Setup of run 1:
## ascon
module ascon
(
    input  logic         clock,            
    input  logic         reset_n,          
    input  logic         i_sys_enable,     
    input  logic         i_start,          
    input  logic         i_data_valid,     
    input  logic [ 63:0] i_data,           
    input  logic [127:0] i_key,            
    input  logic [127:0] i_nonce,          
    output logic [ 63:0] o_cipher,         
    output logic [127:0] o_tag,            
    output logic         o_valid_cipher,   
    output logic         o_done,           
    output logic         o_ready           
);
Size in the first run: ~5700 cells after synthesis, roughly 520 I/O pins, roughly 0.053 mm² of cells after synthesis.
clock: 4.3 ns
lec_check: 0
cap_margin: 20
core_margin: 2
core_utilization: 72
cts_cluster_size: 51
max_routing_layer: met4
setup_slack_margin: 1.25
slew_margin: 20
run.sh (not shown) runs the stock make flow with config.mk's settings and CLKGATE_MAP_FILE=.
As the logs show, run 1 stopped at clock tree synthesis (4_1_cts) after a tool error, so it never reached the end of the flow.
Setup changes, run 1 to run 2
-- flow/config.mk --
<<< run 1, line 8
export CAP_MARGIN = 20
export CORE_MARGIN = 2
export CORE_UTILIZATION = 72
export CTS_CLUSTER_SIZE = 51
export MAX_ROUTING_LAYER = met4
export SETUP_SLACK_MARGIN = 1.25
export SLEW_MARGIN = 20
>>> run 2, line 8
export CAP_MARGIN = 20
export CORE_MARGIN = 2
export CORE_UTILIZATION = 40
export SLEW_MARGIN = 20
==> flow/constraint.sdc <==
create_clock -name core_clock -period 5.85 [get_ports {clock}]
set_input_delay 1.1700 -clock core_clock [delete_from_list [all_inputs] [get_ports {clock}]]
set_output_delay 1.1700 -clock core_clock [all_outputs]
set_load 0.01 [all_outputs]
## What came out
Run 2 ended with every stage complete and zero timing, DRC or antenna violations. Post-synthesis sequential element count essentially unchanged between run 1 and run 2. Run 2: global placer's final weighted congestion about 12% below run 1. Number of flops mapped to enable cells by yosys: run 1 vs run 2 identical.
The following lists how run 3 was set up differently from run 2:
-- flow/config.mk --
<<< run 2, line 7
export LEC_CHECK = 0
export CAP_MARGIN = 20
export CORE_MARGIN = 2
export CORE_UTILIZATION = 40
export SLEW_MARGIN = 20
>>> run 3, line 7
export LEC_CHECK = 0
export CAP_MARGIN = 20
export CELL_PAD_IN_SITES_DETAIL_PLACEMENT = 0
export CELL_PAD_IN_SITES_GLOBAL_PLACEMENT = 0
export CORE_MARGIN = 2
export CORE_UTILIZATION = 65
export CTS_CLUSTER_DIAMETER = 344
export CTS_CLUSTER_SIZE = 11
export GPL_TIMING_DRIVEN = 1
export HOLD_SLACK_MARGIN = 0.2
export MAX_ROUTING_LAYER = met5
export PLACE_DENSITY_LB_ADDON = 0.01
export SETUP_SLACK_MARGIN = 1.72
export SLEW_MARGIN = 20
export TNS_END_PERCENT = 5
--- outcome ---
Going from run 2 to run 3, weighted congestion reported at the end of routability-driven placement now larger, wire length on met2 now smaller.
Against run 2, run 3 comes in 0.033 ns higher on worst setup slack after placement.
From run 2 to run 3 the numbers moved as follows: cell area lost about 3.7%.
Run 3 vs run 2: first-iteration DRC count up by more than a quarter
In the metrics for run 2 and run 3, the one carrying the higher minimum period implied by the final worst setup slack is run 2.
Relative to run 3, the following input files were edited for run 4:
==> flow/config.mk <==
export PLATFORM = sky130hd
export DESIGN_NAME = ascon
export DESIGN_NICKNAME = ascon
export VERILOG_FILES = /design/flow/design.v
export SDC_FILE = /design/flow/constraint.sdc
export NUM_CORES = 4
export LEC_CHECK = 0
export CAP_MARGIN = 20
export CORE_MARGIN = 2
export CORE_UTILIZATION = 72
export MAX_ROUTING_LAYER = met4
export SETUP_SLACK_MARGIN = -0.25
export SLEW_MARGIN = 20
==> flow/constraint.sdc <==
create_clock -name core_clock -period 3.25 [get_ports {clock}]
set_input_delay 0.6500 -clock core_clock [delete_from_list [all_inputs] [get_ports {clock}]]
set_output_delay 0.6500 -clock core_clock [all_outputs]
set_load 0.01 [all_outputs]
==> comparison <==
- Summary — die area, run 4 relative to run 3: lower, by 9.6%.
- On die extent in x, the lower figure sits with run 4, not run 3.
- Delta (run 4 minus run 3): depth of the CTS H-tree has remained practically unchanged; number of clock buffers inserted by TritonCTS grew by 11%; area of the mapped netlist has remained practically unchanged.
- Going from run 3 to run 4, the total of cells resized after clock tree synthesis was found to have gone up by 10.
- Run 4 did not run to completion, as it errored out during global routing (5_1_grt).
- The flow did not stop early for run 3: all stages ran, and the layout cleared the timing, DRC and antenna checks.
